### flow/run.sh
#!/bin/bash
# the make line also repeats each setting of config.mk as NAME=value (left out here)
make -C /OpenROAD-flow-scripts/flow DESIGN_CONFIG=/design/flow/config.mk WORK_HOME=/design/flow/orfs CLKGATE_MAP_FILE= finish
### flow/config.mk
export PLATFORM = sky130hd
export DESIGN_NAME = ws2812_top
export DESIGN_NICKNAME = ws2812_top
export VERILOG_FILES = /design/flow/design.v
export SDC_FILE = /design/flow/constraint.sdc
export NUM_CORES = 4
export LEC_CHECK = 0
export CAP_MARGIN = 20
export CORE_MARGIN = 2
export CORE_UTILIZATION = 70
export CTS_CLUSTER_SIZE = 61
export PLACE_DENSITY = 0.6
export SLEW_MARGIN = 20
### flow/constraint.sdc
create_clock -name core_clock -period 12.4 [get_ports {clk}]
set_input_delay 2.4800 -clock core_clock [delete_from_list [all_inputs] [get_ports {clk}]]
set_output_delay 2.4800 -clock core_clock [all_outputs]
set_load 0.01 [all_outputs]
### flow/design.v
module bit_fifo #(parameter DEPTH = 768) (
	input clk,
	input reset,
	input din,
	input wr_en,
	input rd_en,
	output reg q,
	output empty,
	output full
);
	localparam AW = $clog2(DEPTH);
	localparam CW = $clog2(DEPTH+1);
	reg mem [0:DEPTH-1];
	reg [AW-1:0] wr_ptr;
	reg [AW-1:0] rd_ptr;
	reg [CW-1:0] count;
	wire do_wr = wr_en & ~full;
	wire do_rd = rd_en & ~empty;
	assign empty = (count == 0);
	assign full = (count == DEPTH);
	always @(posedge clk) begin
		if (do_wr)
			mem[wr_ptr] <= din;
	end
	always @(posedge clk) begin
		if (reset) begin
			wr_ptr <= 0;
			rd_ptr <= 0;
			count <= 0;
			q <= 0;
		end else begin
			if (do_wr)
				wr_ptr <= (wr_ptr == DEPTH-1) ? {AW{1'b0}} : wr_ptr + 1'b1;
			if (do_rd) begin
				q <= mem[rd_ptr];
				rd_ptr <= (rd_ptr == DEPTH-1) ? {AW{1'b0}} : rd_ptr + 1'b1;
			end
			if (do_wr & ~do_rd)
				count <= count + 1'b1;
			else if (do_rd & ~do_wr)
				count <= count - 1'b1;
		end
	end
endmodule
module ledDriver(input clk, input reset, output reg led, input data, input lastBit, input start, output finish, output reg read);
	reg running;
	reg resCounting;
	reg[4:0] count;
	always @(posedge clk) begin
		if (reset || ~running) begin
			count<=0;
		end else begin
			if (count!=24) begin
				count <= count + 1;
			end else begin
			 count <=0;
			end
		end
	end
  reg firstbit;
	always @(posedge clk) begin
	  if (reset) begin
	    running <= 0;
	    firstbit <= 1;	   
		read <= 0;
		resCounting <= 0;
	  end else begin
	    if (~running & start) begin
	      running <= 1;
	      firstbit <= 1;
	    end else if (running) begin
	      firstbit<=0;
	      if (lastBit && count==24) begin
	        running <= 0;
	        resCounting <= 1;	 
			read <= 0;
	      end else if (count==0 && ~firstbit) begin
			read <= 1;
	      end else read <= 0;
	    end else if (resCounting && finish) begin
	      resCounting <= 0;
	    end
	  end
	end
	always @(posedge clk) begin
		if (reset || ~running) begin
			led <= 0;
		end else begin
			if (count==0) begin
				led <= 1;
			end else if ( (count==8 && ~data) || (count==16 && data)) begin
				led<=0;
			end
		end
	end
	reg [10:0] resCounter;
	always @(posedge clk) begin
	  if (reset || ~resCounting) begin
	    resCounter<=0;
	  end else begin
	    resCounter <= resCounter+1;
	  end
	end
	assign finish = resCounter==11'h7FF;
endmodule
module ws2812_top(input clk, input reset, input spi_valid, input spi_data, output led);
	parameter NUM_LEDS = 32;
	localparam NUM_BITS = NUM_LEDS*24;
	reg switch;
	wire q1,q2;
	reg[12:0] writeCount;
	wire read;	
	wire write ;		   	   
	wire empty1, empty2;
	reg justSwitched;
	bit_fifo #(.DEPTH(NUM_BITS)) fifo1(
		.clk(clk),
		.reset(reset),
		.din(spi_data),
		.wr_en(spi_valid & ~switch & write),
		.rd_en(read & switch),
		.q(q1),
		.empty(empty1),
		.full()
	);	   
	bit_fifo #(.DEPTH(NUM_BITS)) fifo2(
		.clk(clk),
		.reset(reset),
		.din(spi_data),
		.wr_en(spi_valid & switch & write),
		.rd_en(read & ~switch),
		.q(q2),
		.empty(empty2),
		.full()
	);		  
	wire readData;
	assign readData = switch ? q1 : q2;
	wire empty;
	assign empty = switch ? empty1 : empty2;
	wire ledFinished;  
	wire readDriver;
	assign read = readDriver | justSwitched;
	ledDriver ledDriver_inst(
		.clk(clk),
		.reset(reset),
		.led(led),
		.data(readData),   
		.lastBit(empty),
		.start(justSwitched),
		.finish(ledFinished),
		.read(readDriver)				  
	);
	reg ledRealFinished;
	reg firstRun;
	always @(posedge clk) begin
		if (reset) begin
			firstRun <= 1;		 
			ledRealFinished <= 1;
		end else begin
			if (justSwitched) begin
				firstRun <= 0;				
			end
			if (ledFinished)
				ledRealFinished <= 1;
			else if (justSwitched)
				ledRealFinished <= 0;
		end
	end
	reg spiFinished;
	reg seenSwitch;
	assign write = ~spiFinished | (seenSwitch!=switch);	
	wire spiRealFinished;
	assign spiRealFinished = spiFinished & (seenSwitch==switch);
	always @(posedge clk) begin
		if (reset) begin 
			writeCount <= 0;
			spiFinished <= 0;
			seenSwitch <= 0;
		end else if (spi_valid) begin
			if (writeCount==NUM_BITS-1) begin   
				if (seenSwitch!=switch) begin
					writeCount <= 1;  
					spiFinished <= 0;
				end else begin
					spiFinished <= 1;
				end
			end else begin
				writeCount <= writeCount + 1;
				spiFinished <= 0;		 
				seenSwitch <= switch;
			end
		end
	end			 
	always @(posedge clk) begin
		if (reset) begin
			switch <= 0;			  
			justSwitched <= 0;
		end else begin	
			if ((firstRun | ledRealFinished) & spiRealFinished) begin
				switch <= ~switch;
				justSwitched <= 1;
			end else
				justSwitched <= 0;
		end
	end	
endmodule
==> flow_summary.toml, run 1 <==
# synthesis and place-and-route metrics
[status]
outcome = "no timing/DRC/antenna violations"

[sta]
slew_viol_final = 0
finClkSkew_ns = 0.02666
finalHoldViolCount = 0
fin_crit_sh = 0.5027
worst_pin_slew_ns = 1.373
fin_crit_ns = 6.233
setup_violations = 0
fmaxAchievable_mhz = 160.4
whs_ns = 0.4486
rsz0062_at_grt = "no"
fin_setup_tns_ns = 0
relSlewSlack = 0.08484

[worst_setup_path]
r2r-end = "fifo2.q"
cp-startpoint = "spi_valid"
crit_slowest_cell = "nor2_1"
cp-start-kind = "primary input"
rr_startpoint = "fifo2.rd_ptr[0]"
cp_data_required_time_ns = 13.07
r2r_setup_slack_ns = 7.12
cp_num_cells = 15
crit_family = "AND-OR/OR-AND gates"
cp_max_fo = 9
cpPeakStageDelay_ns = 0.62
crit_chain = "clkdlybuf4s50_1, o21ai_0, nor2_1, ha_1, inv_1, ha_1, nor2b_1, o21ai_0, a21boi_0, o21ai_0, a21boi_0, o21a_1, o21ai_0, or3b_2, a21oi_1"
arrival_ns = 6.91
critPathKind = "in2reg"
cp-endpoint = "fifo2.count[8]"
crit_path_end_kind = "flop"
reg2reg_depth = 10
critPathBufInv = 2
crit_top_cell = "o21ai_0"

[pwr]
p_comb_uw = 147
power.density_mw_per_mm2 = 141.0
power_leakage_nw = 22.59
maxPowerGroup = "registers"
p_sw_frac = 0.1971
power_switching_mw = 2.149
pg_seq_mw = 6.05
vdd_ir_drop_max_mv = 0.1435
seq_power_share = 0.556
p_comb_frac = 0.014
pwr.group.clock_mw = 4.70
p_int_mw = 8.751
p_clk_frac = 0.431

[finish]
design_area_mm2 = 0.07730
nNetsFinal = 5046
finalNonFillerCells = 6509
regArea_mm2 = 0.04819
syn2layout_area_growth_pct = 8.186
fillers = 6353
logic_area_mm2 = 0.02123

[logic_synthesis]
synth.net_count = 5219
syn-cell-area_mm2 = 0.07145
synth_seq_share = 0.6741
synth_cell_types = 70
yosys_warnings = 3
synthAoiAreaFrac = 0.03082
ys_cells = 5181
synth.avg_cell_area_um2 = 13.79
adder_share = 0.006164
yosys.area_share.simple = 0.1187
ys_sh_xor = 0.006741
yosysTopAreaCell = "edfxtp_1"
ys_ff = 1638
synthArstFlopShare = 0
synthTopLogicFamily = "multiplexers"
ys_area_mm2 = 0.07145
topCellsByArea = "edfxtp_1 65%, mux4_2 11%, nor2_1 8.8%"
synth-edff-count = 1536
synth_top_cell_by_count = "nor2_1"
synth_top_flop_cell = "edfxtp_1"
synthMuxAreaShare = 0.1333
synthTopCellsByCount = "1,679 x nor2_1, 1,536 x edfxtp_1, 355 x clkbuf_1"
netlist_instances = 5181
top_cell_area_share = 0.6455

[clock_network]
cts_resized = 0
post_cts_buffers = 0
cts_sinks = 1638
cts_inserted_buffers = 163
path_clk_slew_ns = 0.06
clock_latency_ns = 0.78
postCtsHoldBufs = 0
htree_levels = 4
cts-root-buf = "clkbuf_16"
cts_buffer_depth = 3
cts_tree = "yes"

[placed_design]
gp_congestion = 0.8706
dpl_cell_area_mm2 = 0.07222
dpl.cell_count = 6209
place_hpwl_um = 97160
io_buffers = 4

[detailed_routing]
antennaDiodeCount = 0
first_pass_iters = 6
routed_wirelength_um = 177400
drt_iter0_drc = 6665
viasPerCell = 6.652
num_vias = 43300
post-route-drc-count = 0
avgRoutedWirePerCell_um = 27.25
ant_nets = 0

[worst_hold_path]
whs_path_depth = 1
hold_path.class = "reg2reg"
hold_end = "ledDriver_inst.resCounter[0]"
hold_start = "ledDriver_inst.resCounter[0]"

[global_route]
grt-ovfl-total = 0
grt_pass1_wl_um = 260300
grt_pass1_vias = 41346
grt_max_degree = 289
grt_use_total = 0.3450
grt_antenna_before_repair = 3

[floorplan]
die_h_um = 323.5
die_x_um = 323.5
die-area_mm2 = 0.1046
initCoreUtil = 0.7043
coreArea_mm2 = 0.1014
ios = 5
rows = 117

[run]
max-cap-violations = 0
warnings = 52
==> layer usage <==
metal / global-route usage / wire, µm / part of all wire
met5: 0 / 0 / 0
met4: 0.09871 / 4411 / 0.025
met3: 0.1051 / 24930 / 0.14
met2: 0.4972 / 79150 / 0.45
met1: 0.5186 / 68870 / 0.39
==> through the flow <==
step / power (mW) / utilization / worst slack, ns
6_report: 10.90 / 0.7620 / 6.167
5_1_grt: 11.15 / 0.7620 / 5.708
4_1_cts: 10.93 / 0.7613 / 6.191
3_5_place_dp: 6.315 / 0.7119 / 5.389
3_3_place_gp: 6.314 / 0.7111 / 5.458
2_1_floorplan: 6.225 / - / 6.638
==> area by class of cell <==
class / count / area share
Tap cell: 1368 / 0.02214
Multi-Input combinational cell: 3051 / 0.2747
Clock buffer: 228 / 0.05835
Timing Repair Buffer: 117 / 0.01321
Clock inverter: 70 / 0.006490
Sequential cell: 1638 / 0.6233
Inverter: 37 / 0.001797
==> inputs of run 2 (changes only) <==
CORE_UTILIZATION = 58   (was 70)
CTS_CLUSTER_SIZE = unset   (was 61)
GPL_ROUTABILITY_DRIVEN = 1   (was unset)
PLACE_DENSITY = unset   (was 0.6)
SETUP_SLACK_MARGIN = 3.36   (was unset)
clock period = 14.5 ns   (was 12.4 ns; I/O delays follow)
==> run 2 against run 1 <==
Against the previous run: still clean; final area increased by 0.93%; clock power down 11%; routed wire length is 2.2% higher; count of clock-buffer cells in the layout is 1 higher; flip-flop count did not move; register-to-register slack better by 2.1 ns; hold slack got worse by 0.0040 ns.
==> flow_summary.toml, run 2 <==
# synthesis and place-and-route metrics
[status]
outcome = "no timing/DRC/antenna violations"

[pwr]
seq_power_share = 0.546
power_leakage_nw = 22.81
power_switching_mw = 1.896
p_clk_frac = 0.440
vdd_ir_drop_max_mv = 0.1375
pwr.group.clock_mw = 4.17
p_sw_frac = 0.2001
p_int_mw = 7.580
p_comb_frac = 0.014
p_comb_uw = 128
power.density_mw_per_mm2 = 121.4
pg_seq_mw = 5.18
maxPowerGroup = "registers"

[worst_setup_path]
cp-start-kind = "primary input"
critPathBufInv = 2
cp-startpoint = "spi_valid"
reg2reg_depth = 10
crit_chain = "clkdlybuf4s50_1, o21ai_0, nor3_2, ha_1, inv_1, ha_1, nor2b_1, o21ai_0, a21boi_0, o21ai_0, a21boi_0, o21a_1, o21ai_0, or3b_2, a21oi_1"
crit_top_cell = "o21ai_0"
crit_family = "AND-OR/OR-AND gates"
crit_path_end_kind = "flop"
cp-endpoint = "fifo1.count[8]"
rr_startpoint = "fifo1.rd_ptr[1]"
r2r-end = "fifo1.q"
cp_num_cells = 15
r2r_setup_slack_ns = 9.23
critPathKind = "in2reg"
cpPeakStageDelay_ns = 0.74
cp_max_fo = 10
arrival_ns = 7.37
cp_data_required_time_ns = 15.21
crit_slowest_cell = "nor3_2"

[sta]
fin_crit_sh = 0.4599
slew_viol_final = 0
setup_violations = 0
fin_setup_tns_ns = 0
fmaxAchievable_mhz = 150.0
worst_pin_slew_ns = 1.141
finalHoldViolCount = 0
rsz0062_at_grt = "no"
fin_crit_ns = 6.668
relSlewSlack = 0.2378
finClkSkew_ns = 0.02430

[floorplan]
coreArea_mm2 = 0.1220
initCoreUtil = 0.5855
die_x_um = 355.0
die-area_mm2 = 0.1260
ios = 5
rows = 128
die_h_um = 355.0

[logic_synthesis]
ys_area_mm2 = 0.07145
synthMuxAreaShare = 0.1333
synth_cell_types = 70
ys_sh_xor = 0.006741
synthTopCellsByCount = "1,679 x nor2_1, 1,536 x edfxtp_1, 355 x clkbuf_1"
synth_seq_share = 0.6741
topCellsByArea = "edfxtp_1 65%, mux4_2 11%, nor2_1 8.8%"
synthAoiAreaFrac = 0.03082
netlist_instances = 5181
top_cell_area_share = 0.6455
adder_share = 0.006164
synth.net_count = 5219
ys_cells = 5181
synthTopLogicFamily = "multiplexers"
synth_top_cell_by_count = "nor2_1"
synth_top_flop_cell = "edfxtp_1"
synth.avg_cell_area_um2 = 13.79
synth-edff-count = 1536
yosysTopAreaCell = "edfxtp_1"
yosys_warnings = 3
syn-cell-area_mm2 = 0.07145
yosys.area_share.simple = 0.1187
ys_ff = 1638
synthArstFlopShare = 0

[clock_network]
cts_tree = "yes"
cts-root-buf = "clkbuf_16"
post_cts_buffers = 0
cts_buffer_depth = 3
cts_inserted_buffers = 170
cts_sinks = 1638
htree_levels = 4
clock_latency_ns = 0.80
postCtsHoldBufs = 0
path_clk_slew_ns = 0.06
cts_resized = 0

[global_route]
grt_use_met1 = 0.3876
grt_use_total = 0.2910
grt_antenna_before_repair = 0
grt-ovfl-total = 0
busiest_layer = "met2"
grt_pass1_vias = 41874
grt_max_degree = 260
use_met2 = 0.4989
grt_pass1_wl_um = 269600
grt_use_met3 = 0.03559

[detailed_routing]
viasPerCell = 6.169
drt_iter0_drc = 4771
first_pass_iters = 5
num_vias = 41971
ant_nets = 0
post-route-drc-count = 0
routed_wirelength_um = 181300
avgRoutedWirePerCell_um = 26.65

[finish]
fin_util = 0.6394
fillers = 9334
nNetsFinal = 5079
syn2layout_area_growth_pct = 9.196

[worst_hold_path]
whs_path_depth = 1
hold_end = "firstRun"
hold_path.class = "reg2reg"
hold_start = "firstRun"

[placed_design]
io_buffers = 4
place_hpwl_um = 100800
gp_congestion = 0.8652

[run]
max-cap-violations = 0
warnings = 59
==> run 2: cell type report <==
class | count | area (µm²) | area share
Inverter | 37 | 138.9 | 0.001780
Clock buffer | 229 | 4728 | 0.06060
Clock inverter | 80 | 536.8 | 0.006879
Antenna cell | 1 | 2.502 | 0.00003207
Sequential cell | 1638 | 48190 | 0.6176
Tap cell | 1625 | 2033 | 0.02606
Timing Repair Buffer | 143 | 1209 | 0.01549
Multi-Input combinational cell | 3051 | 21190 | 0.2716
==> run 2: per-stage QoR <==
| step | power [mW] | area (µm²) | hold WS [ns] | setup WS [ns] | cells |
|---|---|---|---|---|---|
| after floorplan | 5.323 | 71450 | 0.4175 | 8.318 | 5181 |
| after global placement | 5.403 | 72630 | 0.4286 | 6.996 | 6489 |
| after detailed placement | 5.404 | 72700 | 0.4361 | 6.959 | 6493 |
| after CTS | 9.537 | 77970 | 0.4489 | 7.789 | 6802 |
| after global routing | 9.720 | 78020 | 0.4647 | 7.478 | 6803 |
| final | 9.476 | 78030 | 0.4446 | 7.832 | 6804 |
==> run 2: metal layers <==
layer	up-vias	routed length, µm
li1	18584	-
met3	303	9673
met5	-	0
met2	1300	92380
met4	0	5910
met1	21784	73380
==> inputs of run 3 (changes only) <==
ABC_AREA = 1   (was unset)
CORE_ASPECT_RATIO = 1.4   (was unset)
CORE_UTILIZATION = 72   (was 58)
CTS_CLUSTER_DIAMETER = 371   (was unset)
CTS_CLUSTER_SIZE = 11   (was unset)
GPL_ROUTABILITY_DRIVEN = unset   (was 1)
PLACE_DENSITY = 0.42   (was unset)
SETUP_SLACK_MARGIN = 0.65   (was 3.36)
TNS_END_PERCENT = 10   (was unset)
clock period = 8.17 ns   (was 14.5 ns; I/O delays follow)
==> run 3 against run 2 <==
Against the previous run: largest power group unchanged; critical path depth grew 1; clock power grew 64%; via count grew 34%; flip-flop count is the same; register-to-register slack lost 5.4 ns; sequential share of layout area shrank 1.6 points; highest routed layer unchanged; worst setup slack lost 4.5 ns; global-route usage grew 8.6 points; combinational power grew to 4.9 times the previous value; total power grew 76%; synthesized area grew 5.2%.
==> flow_summary.toml, run 3 <==
# synthesis and place-and-route metrics
[status]
outcome = "no timing/DRC/antenna violations"

[logic_synthesis]
synth_top_cell_by_count = "nor2_1"
ys_area_mm2 = 0.07520
yosys_warnings = 3
synth_cell_types = 58
synthTopCellsByCount = "2,298 x nor2_1, 1,536 x edfxtp_1, 1,481 x nand2_1"
netlist_instances = 7932
top_cell_area_share = 0.6133
yosysTopAreaCell = "edfxtp_1"
synthMuxAreaShare = 0.0002662
topCellsByArea = "edfxtp_1 61%, nor2_1 11%, nand2_1 7.4%"
synth.net_count = 7970
yosys.area_share.simple = 0.2460
synth_top_flop_cell = "edfxtp_1"
synthArstFlopShare = 0
synthAoiAreaFrac = 0.05053
syn-cell-area_mm2 = 0.07520
ys_cells = 7932
adder_share = 0.005857
synth.avg_cell_area_um2 = 9.481
synthTopLogicFamily = "simple AND/OR/NAND/NOR gates"
synth-edff-count = 1536
ys_sh_xor = 0.002895
ys_ff = 1638
synth_seq_share = 0.6405

[sta]
fmaxAchievable_mhz = 208.3
finClkSkew_ns = 0.02202
worst_pin_slew_ns = 1.284
whs_ns = 0.4504
finalHoldViolCount = 0
fin_crit_ns = 4.802
relSlewSlack = 0.1437
rsz0062_at_grt = "no"
fin_crit_sh = 0.5877
slew_viol_final = 0
fin_ws_ns = 3.368
fin_setup_tns_ns = 0
setup_violations = 0

[clock_network]
cts_sinks = 1638
cts_resized = 0
cts_inserted_buffers = 166
htree_levels = 4
path_clk_slew_ns = 0.06
cts_buffer_depth = 3
cts_tree = "yes"
post_cts_buffers = 0
postCtsHoldBufs = 0
cts-root-buf = "clkbuf_16"
clock_latency_ns = 0.79

[finish]
logic_area_mm2 = 0.02302
nNetsFinal = 7672
finalNonFillerCells = 9074
syn2layout_area_growth_pct = 6.469
fin_util = 0.7708
regArea_mm2 = 0.04819
design_area_mm2 = 0.08007
fillers = 7053

[worst_setup_path]
crit_slowest_cell = "clkdlybuf4s50_1"
crit_family = "buffers and inverters"
crit_path_end_kind = "flop"
cp-start-kind = "primary input"
critPathKind = "in2reg"
cp-startpoint = "spi_valid"
cp-endpoint = "fifo2.count[7]"
rr_startpoint = "fifo2.rd_ptr[0]"
reg2reg_depth = 14
cp_num_cells = 16
crit_chain = "clkdlybuf4s50_1, nand3_1, inv_1, nand2_1, inv_2, ha_1, inv_1, ha_1, a21o_1, a31oi_1, o21ai_0, a21oi_1, o21ai_0, xor2_1, o21ai_0, inv_1"
cp_data_required_time_ns = 8.84
arrival_ns = 5.47
cpPeakStageDelay_ns = 0.62
r2r_setup_slack_ns = 3.81
critPathBufInv = 5
r2r-end = "fifo2.q"
cp_max_fo = 11

[global_route]
grt_pass1_vias = 54328
grt_max_degree = 304
grt_antenna_before_repair = 2
grt-ovfl-total = 0
grt_pass1_wl_um = 304500
grt_use_total = 0.3771

[pwr]
power_mw = 16.67
power_leakage_nw = 27.38
maxPowerGroup = "registers"
power_switching_mw = 3.514
power.density_mw_per_mm2 = 208.2
vdd_ir_drop_max_mv = 0.1928
pwr.group.clock_mw = 6.83
p_clk_frac = 0.410
p_int_mw = 13.16
p_comb_frac = 0.038
p_sw_frac = 0.2108
seq_power_share = 0.553
p_comb_uw = 626
pg_seq_mw = 9.21

[run]
max-cap-violations = 0
warnings = 62

[worst_hold_path]
hold_start = "ledDriver_inst.resCounter[0]"
hold_end = "ledDriver_inst.resCounter[0]"
whs_path_depth = 1
hold_path.class = "reg2reg"

[detailed_routing]
avgRoutedWirePerCell_um = 22.21
ant_nets = 0
routed_wirelength_um = 201500
drt_iter0_drc = 6771
first_pass_iters = 8
viasPerCell = 6.206
post-route-drc-count = 0
num_vias = 56315

[floorplan]
initCoreUtil = 0.7240
die_h_um = 386.4
die_x_um = 277.1
ios = 5
die-area_mm2 = 0.1071
rows = 140
coreArea_mm2 = 0.1039

[placed_design]
io_buffers = 4
gp_congestion = 0.9519
dpl.cell_count = 8814
place_hpwl_um = 110800
dpl_cell_area_mm2 = 0.07536
dpl_worst_slack_ns = 2.576
[run 3: metal layers]
layer	wire, µm	global-route usage
met1	67100	0.4293
met2	100700	0.6551
met3	18140	0.05501
met4	15610	0.2750
met5	0	0
[run 3: area by class of cell]
cell class / instances / area share
antenna: 1 / 0.00003125
clock buffer: 249 / 0.05684
clock inverter: 9 / 0.001406
inverter: 325 / 0.01567
multi-input combinational: 5355 / 0.2875
sequential: 1638 / 0.6019
tap: 1349 / 0.02108
timing repair buffer: 148 / 0.01564
==> inputs of run 4 (changes only) <==
ABC_AREA = unset   (was 1)
CORE_ASPECT_RATIO = 1.03   (was 1.4)
CORE_UTILIZATION = 61   (was 72)
CTS_CLUSTER_DIAMETER = unset   (was 371)
CTS_CLUSTER_SIZE = 50   (was 11)
GPL_ROUTABILITY_DRIVEN = 1   (was unset)
PLACE_DENSITY = unset   (was 0.42)
PLACE_DENSITY_LB_ADDON = 0.01   (was unset)
SETUP_SLACK_MARGIN = -0.85   (was 0.65)
TNS_END_PERCENT = 5   (was 10)
clock period = 11.3 ns   (was 8.17 ns; I/O delays follow)
==> run 4 against run 3 <==
Against the previous run: utilization decreased by 10 points; critical path depth is 1 lower; die size grew 12%; first-iteration DRC count down 31%; synthesized area shrank 5.0%; register-to-register slack gained 2.5 ns; final area is 2.8% lower; sequential share of layout area increased by 1.7 points; worst setup slack improved by 1.9 ns; routed wire length fell by 11%; via count is 24% lower.
==> flow_summary.toml, run 4 <==
# synthesis and place-and-route metrics
[pwr]
p_comb_frac = 0.014
seq_power_share = 0.548
p_sw_frac = 0.2002
vdd_ir_drop_max_mv = 0.1394
power_leakage_nw = 22.77
pg_seq_mw = 6.64
power_switching_mw = 2.429
p_int_mw = 9.702
p_comb_uw = 164
pwr.group.clock_mw = 5.32
p_clk_frac = 0.439
maxPowerGroup = "registers"
power.density_mw_per_mm2 = 155.9

[worst_setup_path]
crit_family = "AND-OR/OR-AND gates"
crit_top_cell = "o21ai_0"
r2r_setup_slack_ns = 6.32
cp_num_cells = 15
cp-endpoint = "fifo1.count[8]"
critPathBufInv = 2
cpPeakStageDelay_ns = 0.69
crit_slowest_cell = "nor3_2"
crit_path_end_kind = "flop"
crit_chain = "clkdlybuf4s50_1, o21ai_0, nor3_2, ha_1, inv_1, ha_1, nor2b_1, o21ai_0, a21boi_0, o21ai_0, a21boi_0, o21a_1, o21ai_0, or3b_2, a21oi_1"
rr_startpoint = "fifo2.rd_ptr[0]"
critPathKind = "in2reg"
cp-start-kind = "primary input"
arrival_ns = 6.70
reg2reg_depth = 10
r2r-end = "fifo2.q"
cp-startpoint = "spi_valid"
cp_data_required_time_ns = 12.00
cp_max_fo = 10

[detailed_routing]
post-route-drc-count = 0
antennaDiodeCount = 0
viasPerCell = 6.334
avgRoutedWirePerCell_um = 26.74
first_pass_iters = 6
routed_wirelength_um = 179500
drt_iter0_drc = 4678
ant_nets = 0
num_vias = 42521

[placed_design]
dpl_worst_slack_ns = 4.582
dpl.cell_count = 6407
place_hpwl_um = 103600
gp_congestion = 0.8759
io_buffers = 4

[sta]
fin_ws_ns = 5.305
fin_crit_sh = 0.5306
fin_crit_ns = 5.995
rsz0062_at_grt = "no"
setup_violations = 0
fmaxAchievable_mhz = 166.8
fin_setup_tns_ns = 0
slew_viol_final = 0
finClkSkew_ns = 0.02272
worst_pin_slew_ns = 1.242
finalHoldViolCount = 0
relSlewSlack = 0.1723

[finish]
syn2layout_area_growth_pct = 8.932
fillers = 8434
nNetsFinal = 5067
finalNonFillerCells = 6713

[clock_network]
cts_inserted_buffers = 167
postCtsHoldBufs = 0
cts_tree = "yes"
cts-root-buf = "clkbuf_16"
htree_levels = 4
path_clk_slew_ns = 0.06
cts_resized = 0
cts_sinks = 1638
post_cts_buffers = 0
cts_buffer_depth = 3
clock_latency_ns = 0.80

[logic_synthesis]
top_cell_area_share = 0.6455
synth.avg_cell_area_um2 = 13.79
synth_seq_share = 0.6741
synthAoiAreaFrac = 0.03082
ys_cells = 5181
ys_sh_xor = 0.006741
synth-edff-count = 1536
synthArstFlopShare = 0
ys_area_mm2 = 0.07145
ys_ff = 1638
synth_cell_types = 70
synthTopCellsByCount = "1,679 x nor2_1, 1,536 x edfxtp_1, 355 x clkbuf_1"
adder_share = 0.006164
netlist_instances = 5181
topCellsByArea = "edfxtp_1 65%, mux4_2 11%, nor2_1 8.8%"
synth_top_cell_by_count = "nor2_1"
syn-cell-area_mm2 = 0.07145
synthMuxAreaShare = 0.1333
synth.net_count = 5219
yosys_warnings = 3
synth_top_flop_cell = "edfxtp_1"
synthTopLogicFamily = "multiplexers"
yosysTopAreaCell = "edfxtp_1"
yosys.area_share.simple = 0.1187

[run]
max-cap-violations = 0
warnings = 48

[worst_hold_path]
whs_path_depth = 1
hold_end = "ledDriver_inst.resCounter[0]"
hold_start = "ledDriver_inst.resCounter[0]"
hold_path.class = "reg2reg"

[floorplan]
die_x_um = 341.2
initCoreUtil = 0.6143
ios = 5
die-area_mm2 = 0.1199
rows = 127
die_h_um = 351.4
coreArea_mm2 = 0.1163

[global_route]
grt_max_degree = 267
grt_antenna_before_repair = 1
grt_pass1_vias = 41570
grt_pass1_wl_um = 265300
grt_use_total = 0.3030
grt-ovfl-total = 0

[status]
outcome = "no timing/DRC/antenna violations"
run 4: cell type report:
class                      count  area (µm²)  area share
clock buffer                 233        4663     0.05991
clock inverter                72       553.0    0.007105
inverter                      37       138.9    0.001784
multi-input combinational   3051       21220      0.2726
sequential                  1638       48190      0.6191
tap                         1548        1937     0.02488
timing repair buffer         134        1137     0.01461
run 4: routing by layer:
| metal | wire [µm] | track usage | vias up | part of all wire |
|---|---|---|---|---|
| li1 | - | - | 18559 | - |
| met1 | 68220 | 0.3879 | 21916 | 0.38 |
| met2 | 91300 | 0.5153 | 1606 | 0.51 |
| met3 | 11650 | 0.04529 | 438 | 0.065 |
| met4 | 8340 | 0.1411 | 2 | 0.046 |
| met5 | 15 | 0 | - | 0.000084 |
run 4: metrics by stage:
stage | area, µm² | hold WS, ns | power (mW) | util
global route | 77840 | 0.4781 | 12.44 | 0.6692
finish | 77840 | 0.4532 | 12.13 | 0.6692
global placement | 72500 | 0.4302 | 6.932 | 0.6233
CTS | 77770 | 0.4534 | 12.20 | 0.6686
floorplan | 71450 | 0.4175 | 6.831 | -
detailed placement | 72550 | 0.4400 | 6.934 | 0.6237
==> inputs of run 5 (changes only) <==
CAP_MARGIN = 0   (was 20)
CORE_ASPECT_RATIO = 1.11   (was 1.03)
CORE_MARGIN = 4   (was 2)
CORE_UTILIZATION = 71   (was 61)
CTS_CLUSTER_SIZE = unset   (was 50)
GPL_ROUTABILITY_DRIVEN = unset   (was 1)
HOLD_SLACK_MARGIN = 0.22   (was unset)
MIN_ROUTING_LAYER = met1   (was unset)
SETUP_SLACK_MARGIN = unset   (was -0.85)
SLEW_MARGIN = 40   (was 20)
TNS_END_PERCENT = unset   (was 5)
clock period = 12.6 ns   (was 11.3 ns; I/O delays follow)
==> run 5 against run 4 <==
Against the previous run: final cell count down 3.9%; utilization up 11 points; global-route usage up 3.6 points; still clean on timing, DRC and antenna; highest routed layer is now met4; register-to-register slack better by 1.7 ns.
==> flow_summary.toml, run 5 <==
# synthesis and place-and-route metrics
[status]
outcome = "no timing/DRC/antenna violations"

[worst_setup_path]
crit_path_end_kind = "flop"
crit_slowest_cell = "clkdlybuf4s50_1"
critPathKind = "in2reg"
crit_top_cell = "o21ai_0"
cp-startpoint = "spi_valid"
r2r_setup_slack_ns = 7.99
rr_startpoint = "fifo1.count[4]"
critPathBufInv = 2
reg2reg_depth = 17
r2r-end = "fifo1.count[8]"
cp_num_cells = 15
crit_chain = "clkdlybuf4s50_1, o21ai_0, nor3_2, ha_1, inv_1, ha_1, nor2b_1, o21ai_0, a21boi_0, o21ai_0, a21boi_0, o21a_1, o21ai_0, or3b_2, a21oi_1"
cpPeakStageDelay_ns = 0.60
arrival_ns = 6.75
cp-endpoint = "fifo1.count[8]"
crit_family = "AND-OR/OR-AND gates"
cp_data_required_time_ns = 13.28
cp-start-kind = "primary input"
cp_max_fo = 10

[logic_synthesis]
synth_top_cell_by_count = "nor2_1"
synthAoiAreaFrac = 0.03082
synthTopCellsByCount = "1,679 x nor2_1, 1,536 x edfxtp_1, 355 x clkbuf_1"
yosysTopAreaCell = "edfxtp_1"
top_cell_area_share = 0.6455
synthMuxAreaShare = 0.1333
synth-edff-count = 1536
synth.avg_cell_area_um2 = 13.79
synth.net_count = 5219
synthTopLogicFamily = "multiplexers"
adder_share = 0.006164
yosys_warnings = 3
topCellsByArea = "edfxtp_1 65%, mux4_2 11%, nor2_1 8.8%"
synth_cell_types = 70
ys_area_mm2 = 0.07145
syn-cell-area_mm2 = 0.07145
synth_seq_share = 0.6741
ys_sh_xor = 0.006741
ys_cells = 5181
synthArstFlopShare = 0
yosys.area_share.simple = 0.1187
synth_top_flop_cell = "edfxtp_1"
ys_ff = 1638
netlist_instances = 5181

[clock_network]
cts_sinks = 1638
post_cts_buffers = 0
cts-root-buf = "clkbuf_16"
cts_buffer_depth = 3
htree_levels = 4
clock_latency_ns = 0.77
cts_inserted_buffers = 159
cts_tree = "yes"
postCtsHoldBufs = 0
path_clk_slew_ns = 0.06
cts_resized = 0

[detailed_routing]
routed_wirelength_um = 175000
first_pass_iters = 8
drt_iter0_drc = 6849
ant_nets = 0
viasPerCell = 6.772
post-route-drc-count = 0
num_vias = 43678
avgRoutedWirePerCell_um = 27.13

[global_route]
grt_pass1_vias = 42653
grt_use_met1 = 0.5147
grt_use_total = 0.3385
grt-ovfl-total = 0
grt_pass1_wl_um = 263900
use_met2 = 0.4965
grt_use_met3 = 0.08407
busiest_layer = "met1"
grt_antenna_before_repair = 1
grt_max_degree = 264

[sta]
finClkSkew_ns = 0.02726
rsz0062_at_grt = "no"
setup_violations = 0
fin_crit_ns = 6.069
fin_setup_tns_ns = 0
fin_ws_ns = 6.531
fin_crit_sh = 0.4817
relSlewSlack = 0.3647
slew_viol_final = 0
fmaxAchievable_mhz = 164.8
worst_pin_slew_ns = 0.9519
finalHoldViolCount = 0

[pwr]
p_comb_uw = 151
pwr.group.clock_mw = 4.69
power_switching_mw = 2.106
p_clk_frac = 0.434
power_leakage_nw = 22.80
p_int_mw = 8.693
p_comb_frac = 0.014
vdd_ir_drop_max_mv = 0.1506
pg_seq_mw = 5.96
power.density_mw_per_mm2 = 139.1
seq_power_share = 0.552
maxPowerGroup = "registers"
p_sw_frac = 0.1950

[floorplan]
die_h_um = 342.2
initCoreUtil = 0.7158
coreArea_mm2 = 0.09983
rows = 122
ios = 5
die-area_mm2 = 0.1058
die_x_um = 309.1

[finish]
fillers = 5919
nNetsFinal = 5054
regArea_mm2 = 0.04819
logic_area_mm2 = 0.02132
syn2layout_area_growth_pct = 8.643

[placed_design]
place_hpwl_um = 97830
io_buffers = 4
dpl_worst_slack_ns = 5.795
gp_congestion = 0.8784

[worst_hold_path]
hold_end = "firstRun"
whs_path_depth = 1
hold_path.class = "reg2reg"
hold_start = "firstRun"

[run]
warnings = 58
max-cap-violations = 0
## run 5: metal layers
layer  wire length [µm]  share of wire
met3              23610           0.13
met2              79700           0.46
met4               5382          0.031
met1              66280           0.38
met5                  0              0
## run 5: per-stage QoR
step | hold WS [ns] | cell area, µm² | std cells | total power [mW] | utilization
after floorplan | 0.4175 | 71450 | 5181 | 6.126 | -
after global placement | 0.4280 | 72130 | 6148 | 6.210 | 0.7225
after detailed placement | 0.4358 | 72350 | 6152 | 6.215 | 0.7248
after CTS | 0.4496 | 77440 | 6443 | 10.83 | 0.7757
after global routing | 0.4544 | 77630 | 6448 | 11.08 | 0.7776
final | 0.4446 | 77630 | 6450 | 10.80 | 0.7776
## run 5: cell type report
type,count,area share
Sequential cell,1638,0.6207
Multi-Input combinational cell,3051,0.2746
Clock buffer,218,0.05681
Tap cell,1302,0.02098
Timing Repair Buffer,129,0.01626
Clock inverter,73,0.008719
Inverter,37,0.001789
Antenna cell,2,0.00006447
==> inputs of run 6 (changes only) <==
CAP_MARGIN = 40   (was 0)
CORE_ASPECT_RATIO = unset   (was 1.11)
CORE_MARGIN = 2   (was 4)
CORE_UTILIZATION = 40   (was 71)
HOLD_SLACK_MARGIN = unset   (was 0.22)
MAX_ROUTING_LAYER = met4   (was unset)
MIN_ROUTING_LAYER = unset   (was met1)
PLACE_DENSITY_LB_ADDON = unset   (was 0.01)
SETUP_SLACK_MARGIN = 5.0   (was unset)
SLEW_MARGIN = 20   (was 40)
clock period = 48.9 ns   (was 12.6 ns; I/O delays follow)
==> run 6 against run 5 <==
Against the previous run: still clean; sequential share of layout area shrank 1.4 points; clock skew increased by 0.023 ns; via count shrank 3.2%; routed wire length grew 2.6%; sequential power fell by 74%; die size increased by 72%; final area up 2.3%; critical path type unchanged; critical endpoint unchanged; largest power group unchanged.
==> flow_summary.toml, run 6 <==
# synthesis and place-and-route metrics
[logic_synthesis]
topCellsByArea = "edfxtp_1 65%, mux4_2 11%, nor2_1 8.8%"
ys_ff = 1638
synthMuxAreaShare = 0.1333
synthArstFlopShare = 0
ys_sh_xor = 0.006741
adder_share = 0.006164
ys_area_mm2 = 0.07145
synth_cell_types = 70
netlist_instances = 5181
synthAoiAreaFrac = 0.03082
synth_top_cell_by_count = "nor2_1"
synth-edff-count = 1536
ys_cells = 5181
synthTopLogicFamily = "multiplexers"
yosys.area_share.simple = 0.1187
synth.net_count = 5219
synth.avg_cell_area_um2 = 13.79
synthTopCellsByCount = "1,679 x nor2_1, 1,536 x edfxtp_1, 355 x clkbuf_1"
syn-cell-area_mm2 = 0.07145
yosysTopAreaCell = "edfxtp_1"
synth_seq_share = 0.6741
yosys_warnings = 3
top_cell_area_share = 0.6455
synth_top_flop_cell = "edfxtp_1"

[sta]
relSlewSlack = 0.3185
fin_crit_ns = 13.63
worst_pin_slew_ns = 1.022
slew_viol_final = 0
fin_setup_tns_ns = 0
fmaxAchievable_mhz = 73.36
finClkSkew_ns = 0.04999
finalHoldViolCount = 0
rsz0062_at_grt = "no"
fin_crit_sh = 0.2788
setup_violations = 0

[detailed_routing]
viasPerCell = 5.594
avgRoutedWirePerCell_um = 23.74
num_vias = 42286
drt_iter0_drc = 4302
first_pass_iters = 6
ant_nets = 0
post-route-drc-count = 0
routed_wirelength_um = 179400

[worst_setup_path]
cp_max_fo = 10
crit_path_end_kind = "flop"
critPathKind = "in2reg"
r2r-end = "fifo1.count[8]"
reg2reg_depth = 15
cp-endpoint = "fifo1.count[8]"
critPathBufInv = 2
r2r_setup_slack_ns = 44.06
crit_top_cell = "o21ai_0"
crit_family = "AND-OR/OR-AND gates"
cp-start-kind = "primary input"
cp-startpoint = "spi_valid"
crit_chain = "clkdlybuf4s50_1, o21ai_0, nor3_2, ha_1, inv_1, ha_1, nor2b_1, o21ai_0, a21boi_0, o21ai_0, a21boi_0, o21a_1, o21ai_0, or3b_2, a21oi_1"
cp_data_required_time_ns = 49.63
rr_startpoint = "switch"
cpPeakStageDelay_ns = 0.69
cp_num_cells = 15
crit_slowest_cell = "nor3_2"
arrival_ns = 14.36

[clock_network]
postCtsHoldBufs = 0
cts_resized = 0
cts-root-buf = "clkbuf_16"
cts_inserted_buffers = 167
cts_tree = "yes"
path_clk_slew_ns = 0.06
clock_latency_ns = 0.82
htree_levels = 4
cts_sinks = 1638
post_cts_buffers = 0
cts_buffer_depth = 3

[pwr]
pg_seq_mw = 1.53
seq_power_share = 0.545
p_comb_frac = 0.014
p_comb_uw = 39.5
power_leakage_nw = 23.03
p_int_mw = 2.247
power.density_mw_per_mm2 = 35.44
power_switching_uw = 567.8
p_clk_frac = 0.441
pwr.group.clock_mw = 1.24
vdd_ir_drop_max_mv = 0.03278
p_sw_frac = 0.2017
maxPowerGroup = "registers"

[run]
max-cap-violations = 0
warnings = 47

[floorplan]
ios = 5
die_x_um = 426.7
initCoreUtil = 0.4014
die_h_um = 426.7
coreArea_mm2 = 0.1780
rows = 155
die-area_mm2 = 0.1820

[global_route]
grt_pass1_vias = 41882
grt_antenna_before_repair = 3
grt_max_degree = 228
grt_use_total = 0.2034
grt_pass1_wl_um = 269100
grt-ovfl-total = 0

[placed_design]
io_buffers = 4
dpl.cell_count = 7249
gp_congestion = 0.8298
place_hpwl_um = 101700

[status]
outcome = "no timing/DRC/antenna violations"

[worst_hold_path]
hold_path.class = "reg2reg"
hold_start = "firstRun"
hold_end = "firstRun"
whs_path_depth = 1

[finish]
syn2layout_area_growth_pct = 11.14
nNetsFinal = 5104
fillers = 16004
finalNonFillerCells = 7559
## run 6: cell type report
class	instances	area, µm²	area share
Multi-Input combinational cell	3051	21160	0.2664
Sequential cell	1638	48190	0.6068
Antenna cell	3	7.507	0.00009453
Tap cell	2355	2947	0.03710
Clock inverter	68	538.0	0.006775
Inverter	37	138.9	0.001749
Clock buffer	236	4700	0.05918
Timing Repair Buffer	171	1738	0.02188
## run 6: layer usage
| layer | track usage | vias up | part of all wire |
|---|---|---|---|
| met1 | 0.2660 | 21872 | 0.41 |
| met2 | 0.3293 | 1477 | 0.49 |
| met3 | 0.02945 | 295 | 0.066 |
| li1 | - | 18642 | - |
| met4 | 0.06303 | 0 | 0.029 |
| met5 | - | - | 0 |
## run 6: metrics by stage
| step | setup slack [ns] | power (mW) | hold slack (ns) | utilization | instance area (µm²) |
|---|---|---|---|---|---|
| floorplan | 35.84 | 1.578 | 0.4175 | - | 71450 |
| global placement | 34.55 | 1.602 | 0.4294 | 0.4128 | 73490 |
| detailed placement | 34.55 | 1.603 | 0.4354 | 0.4162 | 74090 |
| CTS | 35.38 | 2.837 | 0.4491 | 0.4456 | 79330 |
| global route | 34.89 | 2.894 | 0.4857 | 0.4460 | 79410 |
| finish | 35.27 | 2.815 | 0.4444 | 0.4461 | 79410 |
==> inputs of run 7 (changes only) <==
CAP_MARGIN = 20   (was 40)
CORE_UTILIZATION = 72   (was 40)
MAX_ROUTING_LAYER = unset   (was met4)
PLACE_DENSITY_LB_ADDON = 0.01   (was unset)
SETUP_SLACK_MARGIN = 2.24   (was 5.0)
clock period = 7.53 ns   (was 48.9 ns; I/O delays follow)
==> run 7 against run 6 <==
Against the previous run: count of clock-buffer cells in the layout fell by 26; register-to-register slack lost 41 ns; synthesized area did not move; clock power increased to 6.2 times the previous value; critical path type unchanged; largest cell class unchanged; largest power group unchanged.
==> flow_summary.toml, run 7 <==
# synthesis and place-and-route metrics
[logic_synthesis]
synth_top_cell_by_count = "nor2_1"
synth_top_flop_cell = "edfxtp_1"
synth.net_count = 5219
syn-cell-area_mm2 = 0.07145
yosys.area_share.simple = 0.1187
topCellsByArea = "edfxtp_1 65%, mux4_2 11%, nor2_1 8.8%"
top_cell_area_share = 0.6455
ys_cells = 5181
ys_sh_xor = 0.006741
netlist_instances = 5181
synth-edff-count = 1536
yosysTopAreaCell = "edfxtp_1"
ys_ff = 1638
yosys_warnings = 3
synth_cell_types = 70
synth_seq_share = 0.6741
synthMuxAreaShare = 0.1333
synth.avg_cell_area_um2 = 13.79
synthAoiAreaFrac = 0.03082
synthTopLogicFamily = "multiplexers"
synthArstFlopShare = 0
synthTopCellsByCount = "1,679 x nor2_1, 1,536 x edfxtp_1, 355 x clkbuf_1"
ys_area_mm2 = 0.07145
adder_share = 0.006164

[placed_design]
dpl_worst_slack_ns = 1.493
io_buffers = 4
gp_congestion = 0.8595
dpl.cell_count = 6146
dpl_cell_area_mm2 = 0.07227
place_hpwl_um = 98070

[detailed_routing]
num_vias = 44041
viasPerCell = 6.841
top_layer = "met5"
drt_iter0_drc = 7484
met3_length_um = 24120
post-route-drc-count = 0
avgRoutedWirePerCell_um = 27.47
first_pass_iters = 6
ant_nets = 0
routed_wirelength_um = 176900
wl_met1_um = 65780
routed-wl-met2_um = 81730

[global_route]
grt_max_degree = 270
grt_pass1_wl_um = 264000
grt_pass1_vias = 42861
grt_antenna_before_repair = 5
grt_use_total = 0.3522
grt-ovfl-total = 0

[sta]
slew_viol_final = 0
fmaxAchievable_mhz = 204.2
worst_pin_slew_ns = 1.245
finalHoldViolCount = 0
fin_setup_tns_ns = 0
fin_ws_ns = 2.632
fin_crit_ns = 4.898
fin_crit_sh = 0.6504
rsz0062_at_grt = "no"
finClkSkew_ns = 0.02629
setup_violations = 0
relSlewSlack = 0.1697

[worst_setup_path]
rr_startpoint = "switch"
crit_chain = "clkdlybuf4s50_1, o21ai_0, nor2_1, buf_4, ha_1, inv_1, ha_1, nor2b_1, o21ai_0, a21boi_0, o21ai_0, a21boi_0, o21a_1, o21ai_0, or3b_2, a21oi_1"
cpPeakStageDelay_ns = 0.63
cp-startpoint = "spi_valid"
r2r-end = "fifo2.count[8]"
critPathKind = "in2reg"
crit_top_cell = "o21ai_0"
crit_slowest_cell = "clkdlybuf4s50_1"
cp_num_cells = 16
cp_data_required_time_ns = 8.21
cp-start-kind = "primary input"
arrival_ns = 5.58
crit_path_end_kind = "flop"
cp_max_fo = 9
cp-endpoint = "fifo2.count[8]"
reg2reg_depth = 16
critPathBufInv = 3
crit_family = "AND-OR/OR-AND gates"
r2r_setup_slack_ns = 3.01

[floorplan]
rows = 115
coreArea_mm2 = 0.09842
die_h_um = 319.0
initCoreUtil = 0.7260
ios = 5
die_x_um = 319.0
die-area_mm2 = 0.1018

[clock_network]
cts-root-buf = "clkbuf_16"
cts_tree = "yes"
clock_latency_ns = 0.78
cts_buffer_depth = 3
path_clk_slew_ns = 0.06
htree_levels = 4
postCtsHoldBufs = 0
cts_sinks = 1638
cts_inserted_buffers = 163

[worst_hold_path]
hold_path.class = "reg2reg"
hold_start = "firstRun"
whs_path_depth = 1
hold_end = "firstRun"

[status]
outcome = "no timing/DRC/antenna violations"

[pwr]
power_switching_mw = 3.527
p_clk_frac = 0.430
pg_seq_mw = 9.97
seq_power_share = 0.557
power_leakage_nw = 22.66
pwr.group.clock_mw = 7.70
power.density_mw_per_mm2 = 231.6
p_sw_frac = 0.1969
p_int_mw = 14.38
p_comb_uw = 242
maxPowerGroup = "registers"
p_comb_frac = 0.014
vdd_ir_drop_max_mv = 0.2560

[finish]
syn2layout_area_growth_pct = 8.226
nNetsFinal = 5066
finalNonFillerCells = 6438
design_area_mm2 = 0.07733
fillers = 5590

[run]
warnings = 58
max-cap-violations = 0
==> run 7: metal layers <==
metal  track usage  vias to the layer above
met5             0                        -
met4        0.1002                        6
met3       0.08770                      402
met2        0.5344                     2895
met1        0.5204                    22198
li1              -                    18540
==> run 7: timing repair <==
action,CTS,global route
buffers inserted,0,1
resized,0,1
endpoints found under the setup margin,0,1
==> run 7: metrics by stage <==
| stage | power [mW] | hold slack [ns] | utilization |
|---|---|---|---|
| 2_1_floorplan | 10.25 | 0.4175 | - |
| 3_3_place_gp | 10.39 | 0.4307 | 0.7336 |
| 3_5_place_dp | 10.40 | 0.4354 | 0.7343 |
| 4_1_cts | 17.94 | 0.4488 | 0.7848 |
| 5_1_grt | 18.30 | 0.4794 | 0.7857 |
| 6_report | 17.91 | 0.4499 | 0.7857 |
==> run 7: cell type report <==
cell class	instances	area, µm²	area share
antenna	1	2.502	0.00003236
clock buffer	210	4404	0.05695
clock inverter	77	566.8	0.007329
inverter	37	138.9	0.001796
multi-input combinational	3051	21210	0.2743
sequential	1638	48190	0.6231
tap	1287	1610	0.02082
timing repair buffer	137	1214	0.01569
==> inputs of run 8 (changes only) <==
CELL_PAD_IN_SITES_DETAIL_PLACEMENT = 0   (was unset)
CORE_ASPECT_RATIO = 1.13   (was unset)
CORE_MARGIN = 9   (was 2)
CORE_UTILIZATION = 59   (was 72)
MAX_ROUTING_LAYER = met5   (was unset)
PLACE_DENSITY_LB_ADDON = unset   (was 0.01)
SETUP_SLACK_MARGIN = -0.68   (was 2.24)
clock period = 8.71 ns   (was 7.53 ns; I/O delays follow)
==> run 8 against run 7 <==
Against the previous run: still clean on timing, DRC and antenna; sequential power is 14% lower; clock power fell by 12%; first-iteration DRC count is 42% lower; via count down 4.0%; total power down 13%.
==> flow_summary.toml, run 8 <==
# synthesis and place-and-route metrics
[logic_synthesis]
synthMuxAreaShare = 0.1333
synth.avg_cell_area_um2 = 13.79
synth-edff-count = 1536
syn-cell-area_mm2 = 0.07145
ys_sh_xor = 0.006741
ys_ff = 1638
top_cell_area_share = 0.6455
adder_share = 0.006164
yosys.area_share.simple = 0.1187
synth_cell_types = 70
synthTopLogicFamily = "multiplexers"
yosysTopAreaCell = "edfxtp_1"
synth_top_cell_by_count = "nor2_1"
synthAoiAreaFrac = 0.03082
topCellsByArea = "edfxtp_1 65%, mux4_2 11%, nor2_1 8.8%"
yosys_warnings = 3
ys_cells = 5181
synth.net_count = 5219
synth_seq_share = 0.6741
synth_top_flop_cell = "edfxtp_1"
synthTopCellsByCount = "1,679 x nor2_1, 1,536 x edfxtp_1, 355 x clkbuf_1"
synthArstFlopShare = 0
ys_area_mm2 = 0.07145
netlist_instances = 5181

[worst_setup_path]
cp_num_cells = 15
crit_chain = "clkdlybuf4s50_1, o21ai_0, nor2_1, ha_1, inv_1, ha_1, nor2b_1, o21ai_0, a21boi_0, o21ai_0, a21boi_0, o21a_1, o21ai_0, or3b_2, a21oi_1"
rr_startpoint = "switch"
cp_max_fo = 9
crit_top_cell = "o21ai_0"
crit_path_end_kind = "flop"
cp-startpoint = "spi_valid"
r2r-end = "fifo2.count[8]"
cp-endpoint = "fifo2.count[8]"
critPathBufInv = 2
crit_slowest_cell = "nor2_1"
reg2reg_depth = 15
cp-start-kind = "primary input"
arrival_ns = 6.19
crit_family = "AND-OR/OR-AND gates"
cp_data_required_time_ns = 9.43
r2r_setup_slack_ns = 3.93
cpPeakStageDelay_ns = 0.73
critPathKind = "in2reg"

[finish]
design_area_mm2 = 0.07786
regArea_mm2 = 0.04819
finalNonFillerCells = 6749
fillers = 8975
logic_area_mm2 = 0.02117
nNetsFinal = 5086
syn2layout_area_growth_pct = 8.967
fin_util = 0.6483

[pwr]
p_comb_uw = 210
power_mw = 15.62
p_sw_frac = 0.1986
p_clk_frac = 0.435
pwr.group.clock_mw = 6.79
maxPowerGroup = "registers"
power_leakage_nw = 22.76
seq_power_share = 0.552
p_int_mw = 12.52
p_comb_frac = 0.013
vdd_ir_drop_max_mv = 0.1860
power_switching_mw = 3.102
power.density_mw_per_mm2 = 200.6
pg_seq_mw = 8.62

[clock_network]
cts_buffer_depth = 3
cts_inserted_buffers = 165
htree_levels = 4
cts_tree = "yes"
path_clk_slew_ns = 0.06
cts_sinks = 1638
cts_resized = 0
clock_latency_ns = 0.79
cts-root-buf = "clkbuf_16"
post_cts_buffers = 0
postCtsHoldBufs = 0

[placed_design]
dpl_cell_area_mm2 = 0.07274
io_buffers = 4
dpl_worst_slack_ns = 2.468
dpl.cell_count = 6453
gp_congestion = 0.8650
place_hpwl_um = 105500

[detailed_routing]
num_vias = 42264
ant_nets = 0
antennaDiodeCount = 0
first_pass_iters = 5
routed_wirelength_um = 185300
avgRoutedWirePerCell_um = 27.45
drt_iter0_drc = 4358
post-route-drc-count = 0
viasPerCell = 6.262

[global_route]
grt_antenna_before_repair = 0
grt-ovfl-total = 0
grt_pass1_vias = 42026
grt_pass1_wl_um = 274600
grt_use_total = 0.2743
grt_max_degree = 238

[sta]
fmaxAchievable_mhz = 182.7
worst_pin_slew_ns = 1.137
fin_ws_ns = 3.236
finalHoldViolCount = 0
setup_violations = 0
fin_crit_sh = 0.6285
rsz0062_at_grt = "no"
slew_viol_final = 0
relSlewSlack = 0.2340
fin_setup_tns_ns = 0
finClkSkew_ns = 0.01203
fin_crit_ns = 5.474
whs_ns = 0.4472

[floorplan]
die_h_um = 387.9
initCoreUtil = 0.5950
die-area_mm2 = 0.1340
ios = 5
rows = 135
die_x_um = 345.4
coreArea_mm2 = 0.1201

[worst_hold_path]
hold_start = "ledDriver_inst.resCounter[0]"
hold_end = "ledDriver_inst.resCounter[0]"
hold_path.class = "reg2reg"
whs_path_depth = 1

[status]
outcome = "no timing/DRC/antenna violations"

[run]
max-cap-violations = 0
warnings = 52
[run 8: routing by layer]
layer / wire length [µm] / vias up / global-route usage / part of all wire
li1: - / 18574 / - / -
met1: 69920 / 21847 / 0.3414 / 0.38
met2: 96430 / 1477 / 0.4883 / 0.52
met3: 11020 / 366 / 0.03455 / 0.059
met4: 7919 / 0 / 0.1080 / 0.043
met5: 0 / - / 0 / 0
[run 8: final cells by class]
class	count	area share
clock buffers	220	0.05771
clock inverters	73	0.007263
inverters	37	0.001784
multi-input cells	3051	0.2719
flip-flops and latches	1638	0.6189
well taps	1575	0.02531
repair buffers	155	0.01713
==> inputs of run 9 (changes only) <==
CELL_PAD_IN_SITES_DETAIL_PLACEMENT = unset   (was 0)
CORE_ASPECT_RATIO = unset   (was 1.13)
CORE_MARGIN = 2   (was 9)
CORE_UTILIZATION = 72   (was 59)
CTS_CLUSTER_DIAMETER = 213   (was unset)
CTS_CLUSTER_SIZE = 10   (was unset)
HOLD_SLACK_MARGIN = 0.29   (was unset)
MAX_ROUTING_LAYER = unset   (was met5)
PLACE_DENSITY = 0.36   (was unset)
SETUP_SLACK_MARGIN = 2.2   (was -0.68)
SLEW_MARGIN = 35   (was 20)
TNS_END_PERCENT = 10   (was unset)
clock period = 7.51 ns   (was 8.71 ns; I/O delays follow)
==> run 9 against run 8 <==
Against the previous run: worst setup slack got worse by 0.69 ns; combinational power increased by 19%; critical path depth unchanged; utilization increased by 14 points; synthesized cell count unchanged; still clean on timing, DRC and antenna; sequential share of layout area increased by 0.36 points; non-clock buffer count decreased by 32; clock power increased by 15%; die size decreased by 24%; critical path type unchanged; hold slack improved by 0.010 ns; register-to-register slack got worse by 1.1 ns; sequential power increased by about 20%.
==> flow_summary.toml, run 9 <==
# synthesis and place-and-route metrics
[status]
outcome = "no timing/DRC/antenna violations"

[clock_network]
clock_latency_ns = 0.79
path_clk_slew_ns = 0.05
cts_inserted_buffers = 181
htree_levels = 4
cts_tree = "yes"
cts-root-buf = "clkbuf_16"
cts_sinks = 1638
postCtsHoldBufs = 0
cts_buffer_depth = 3

[global_route]
grt_antenna_before_repair = 2
grt_max_degree = 280
grt-ovfl-total = 0
grt_use_total = 0.3523
grt_pass1_vias = 42563
grt_pass1_wl_um = 263200

[detailed_routing]
post-route-drc-count = 0
first_pass_iters = 7
drt_iter0_drc = 7140
routed_wirelength_um = 176600
viasPerCell = 6.843
avgRoutedWirePerCell_um = 27.62
num_vias = 43749
ant_nets = 0

[worst_setup_path]
cp_max_fo = 10
cp-startpoint = "spi_valid"
critPathBufInv = 2
arrival_ns = 5.67
cp_num_cells = 15
r2r-end = "fifo2.count[8]"
cp_data_required_time_ns = 8.21
cp-start-kind = "primary input"
crit_top_cell = "o21ai_0"
cpPeakStageDelay_ns = 0.64
crit_family = "AND-OR/OR-AND gates"
r2r_setup_slack_ns = 2.82
critPathKind = "in2reg"
reg2reg_depth = 18
cp-endpoint = "fifo1.count[8]"
rr_startpoint = "fifo2.count[4]"
crit_chain = "clkdlybuf4s50_1, o21ai_0, nor3_4, ha_1, inv_1, ha_1, nor2b_1, o21ai_0, a21boi_0, o21ai_0, a21boi_0, o21a_1, o21ai_0, or3b_2, a21oi_1"
crit_slowest_cell = "clkdlybuf4s50_1"
crit_path_end_kind = "flop"

[sta]
relSlewSlack = 0.3301
fin_crit_ns = 4.964
fmaxAchievable_mhz = 201.5
fin_crit_sh = 0.6610
slew_viol_final = 0
worst_pin_slew_ns = 1.001
fin_setup_tns_ns = 0
whs_ns = 0.4575
finalHoldViolCount = 0
finClkSkew_ns = 0.02108
rsz0062_at_grt = "no"
setup_violations = 0

[logic_synthesis]
synthTopLogicFamily = "multiplexers"
yosysTopAreaCell = "edfxtp_1"
topCellsByArea = "edfxtp_1 65%, mux4_2 11%, nor2_1 8.8%"
synth_top_flop_cell = "edfxtp_1"
ys_ff = 1638
ys_area_mm2 = 0.07145
synthMuxAreaShare = 0.1333
synth.net_count = 5219
synthAoiAreaFrac = 0.03082
ys_cells = 5181
synth.avg_cell_area_um2 = 13.79
synthArstFlopShare = 0
synth-edff-count = 1536
synth_top_cell_by_count = "nor2_1"
synth_cell_types = 70
yosys.area_share.simple = 0.1187
synth_seq_share = 0.6741
top_cell_area_share = 0.6455
synthTopCellsByCount = "1,679 x nor2_1, 1,536 x edfxtp_1, 355 x clkbuf_1"
syn-cell-area_mm2 = 0.07145
yosys_warnings = 3
netlist_instances = 5181
adder_share = 0.006164
ys_sh_xor = 0.006741

[floorplan]
coreArea_mm2 = 0.09842
ios = 5
die_x_um = 319.0
initCoreUtil = 0.7260
die_h_um = 319.0
die-area_mm2 = 0.1018
rows = 115

[worst_hold_path]
hold_end = "ledDriver_inst.count[0]"
hold_path.class = "reg2reg"
whs_path_depth = 1
hold_start = "ledDriver_inst.count[0]"

[finish]
syn2layout_area_growth_pct = 8.330
fillers = 5672
nNetsFinal = 5070

[pwr]
power_leakage_nw = 22.69
p_comb_frac = 0.014
pg_seq_mw = 10.0
pwr.group.clock_mw = 7.84
p_sw_frac = 0.1974
maxPowerGroup = "registers"
p_int_mw = 14.52
power_switching_mw = 3.570
p_comb_uw = 249
power.density_mw_per_mm2 = 233.7
p_clk_frac = 0.433
vdd_ir_drop_max_mv = 0.2500
seq_power_share = 0.553

[run]
warnings = 59
max-cap-violations = 0

[placed_design]
place_hpwl_um = 95800
gp_congestion = 0.8712
io_buffers = 4
run 9: per-layer routing:
layer / wire length (µm) / track usage / vias to the layer above
li1: - / - / 18505
met1: 66280 / 0.5236 / 22124
met2: 81160 / 0.5264 / 2746
met3: 23690 / 0.08281 / 372
met4: 5387 / 0.1180 / 2
met5: 60 / 0.004255 / -
run 9: layout make-up:
type	instances	area, µm²	area share
well taps	1287	1610	0.02080
inverters	37	138.9	0.001794
repair buffers	123	1151	0.01487
diodes	2	5.005	0.00006466
clock buffers	245	4897	0.06327
clock inverters	10	108.9	0.001406
multi-input cells	3051	21310	0.2753
flip-flops and latches	1638	48190	0.6225
run 9: metrics by stage:
stage | util | setup slack, ns | std cells | power [mW] | cell area (µm²)
floorplan | - | 2.726 | 5181 | 10.28 | 71450
global placement | 0.7331 | 1.662 | 6132 | 10.42 | 72150
detailed placement | 0.7344 | 1.603 | 6133 | 10.43 | 72280
CTS | 0.7852 | 2.399 | 6388 | 18.14 | 77280
global route | 0.7864 | 2.194 | 6391 | 18.49 | 77400
finish | 0.7865 | 2.546 | 6393 | 18.09 | 77410
run 9: repair_timing:
| action | CTS | global route |
|---|---|---|
| gates resized | 0 | 1 |
| setup buffers | 0 | 0 |
| setup endpoints to repair | 0 | 1 |
==> inputs of run 10 (changes only) <==
CORE_UTILIZATION = 70   (was 72)
CTS_CLUSTER_DIAMETER = unset   (was 213)
CTS_CLUSTER_SIZE = 26   (was 10)
HOLD_SLACK_MARGIN = unset   (was 0.29)
PLACE_DENSITY = 0.6   (was 0.36)
SETUP_SLACK_MARGIN = unset   (was 2.2)
SLEW_MARGIN = 20   (was 35)
TNS_END_PERCENT = unset   (was 10)
clock period = 12.7 ns   (was 7.51 ns; I/O delays follow)
==> run 10 against run 9 <==
Against the previous run: non-clock buffer count is 7 lower; flip-flop count stayed put; synthesized area stayed put; critical path type unchanged; utilization is 2.4 points lower; routed wire length is 0.46% higher; clock power is 41% lower.
==> flow_summary.toml, run 10 <==
# synthesis and place-and-route metrics
[status]
outcome = "no timing/DRC/antenna violations"

[worst_setup_path]
arrival_ns = 6.94
r2r_setup_slack_ns = 7.38
cp-endpoint = "fifo2.count[8]"
crit_top_cell = "o21ai_0"
cp_num_cells = 15
crit_path_end_kind = "flop"
rr_startpoint = "fifo2.rd_ptr[0]"
critPathKind = "in2reg"
cp_data_required_time_ns = 13.38
crit_chain = "clkdlybuf4s50_1, o21ai_0, nor2_1, ha_1, inv_1, ha_1, nor2b_1, o21ai_0, a21boi_0, o21ai_0, a21boi_0, o21a_1, o21ai_0, or3b_2, a21oi_1"
cp_max_fo = 9
cp-startpoint = "spi_valid"
cpPeakStageDelay_ns = 0.61
crit_family = "AND-OR/OR-AND gates"
critPathBufInv = 2
r2r-end = "fifo2.q"
cp-start-kind = "primary input"
crit_slowest_cell = "clkdlybuf4s50_1"
reg2reg_depth = 10

[pwr]
p_clk_frac = 0.432
p_comb_frac = 0.013
p_int_mw = 8.565
seq_power_share = 0.554
power_switching_mw = 2.103
p_sw_frac = 0.1971
vdd_ir_drop_max_mv = 0.1404
power_mw = 10.67
power.density_mw_per_mm2 = 138.0
pwr.group.clock_mw = 4.61
p_comb_uw = 143
power_leakage_nw = 22.60
pg_seq_mw = 5.91
maxPowerGroup = "registers"

[detailed_routing]
ant_nets = 0
antennaDiodeCount = 0
viasPerCell = 6.669
drt_iter0_drc = 6597
post-route-drc-count = 0
avgRoutedWirePerCell_um = 27.25
num_vias = 43414
first_pass_iters = 6
routed_wirelength_um = 177400

[clock_network]
cts_tree = "yes"
post_cts_buffers = 0
cts-root-buf = "clkbuf_16"
cts_buffer_depth = 3
postCtsHoldBufs = 0
cts_inserted_buffers = 163
clock_latency_ns = 0.78
cts_resized = 0
htree_levels = 4
path_clk_slew_ns = 0.06
cts_sinks = 1638

[sta]
finalHoldViolCount = 0
worst_pin_slew_ns = 1.142
fin_setup_tns_ns = 0
setup_violations = 0
fin_crit_sh = 0.4928
rsz0062_at_grt = "no"
relSlewSlack = 0.2384
finClkSkew_ns = 0.02764
fin_ws_ns = 6.442
fmaxAchievable_mhz = 159.8
fin_crit_ns = 6.258
slew_viol_final = 0

[floorplan]
die_h_um = 323.5
die-area_mm2 = 0.1046
coreArea_mm2 = 0.1014
rows = 117
initCoreUtil = 0.7043
ios = 5
die_x_um = 323.5

[logic_synthesis]
netlist_instances = 5181
synth-edff-count = 1536
synth_top_cell_by_count = "nor2_1"
yosys.area_share.simple = 0.1187
synth.avg_cell_area_um2 = 13.79
top_cell_area_share = 0.6455
yosys_warnings = 3
synthMuxAreaShare = 0.1333
yosysTopAreaCell = "edfxtp_1"
synth_cell_types = 70
ys_ff = 1638
adder_share = 0.006164
synthTopCellsByCount = "1,679 x nor2_1, 1,536 x edfxtp_1, 355 x clkbuf_1"
ys_area_mm2 = 0.07145
synthArstFlopShare = 0
ys_sh_xor = 0.006741
syn-cell-area_mm2 = 0.07145
synth_seq_share = 0.6741
synth_top_flop_cell = "edfxtp_1"
synth.net_count = 5219
synthTopLogicFamily = "multiplexers"
topCellsByArea = "edfxtp_1 65%, mux4_2 11%, nor2_1 8.8%"
synthAoiAreaFrac = 0.03082
ys_cells = 5181

[global_route]
grt_pass1_vias = 41352
grt_pass1_wl_um = 260400
use_met2 = 0.4967
grt_use_met1 = 0.5190
grt_antenna_before_repair = 4
grt_use_met3 = 0.1056
grt_use_total = 0.3451
grt-ovfl-total = 0
grt_max_degree = 289
busiest_layer = "met1"

[worst_hold_path]
hold_end = "ledDriver_inst.resCounter[0]"
hold_start = "ledDriver_inst.resCounter[0]"
hold_path.class = "reg2reg"
whs_path_depth = 1

[run]
warnings = 52
max-cap-violations = 0

[placed_design]
dpl.cell_count = 6209
io_buffers = 4
dpl_cell_area_mm2 = 0.07222
dpl_worst_slack_ns = 5.629
gp_congestion = 0.8706
place_hpwl_um = 97160

[finish]
finalNonFillerCells = 6510
syn2layout_area_growth_pct = 8.218
design_area_mm2 = 0.07733
nNetsFinal = 5045
-- run 10: per-layer routing --
layer  up-vias  routed length, µm
met5         -                 21
met4         4               4806
met3       342              25330
met2      2588              78730
met1     21989              68500
li1      18491                  -
-- run 10: layout make-up --
type | instances | area [µm²]
clock buffers | 227 | 4507
clock inverters | 73 | 540.5
fillers | 6350 | 24120
inverters | 37 | 138.9
multi-input cells | 3051 | 21240
flip-flops and latches | 1638 | 48190
well taps | 1368 | 1712
repair buffers | 116 | 1006
-- run 10: metrics by stage --
stage | utilization | hold WS (ns)
floorplan | - | 0.4175
global placement | 0.7111 | 0.4260
detailed placement | 0.7119 | 0.4412
CTS | 0.7616 | 0.4541
global route | 0.7622 | 0.4775
finish | 0.7622 | 0.4475
Power figures rest on the tool's default switching activity, not on a simulated workload.
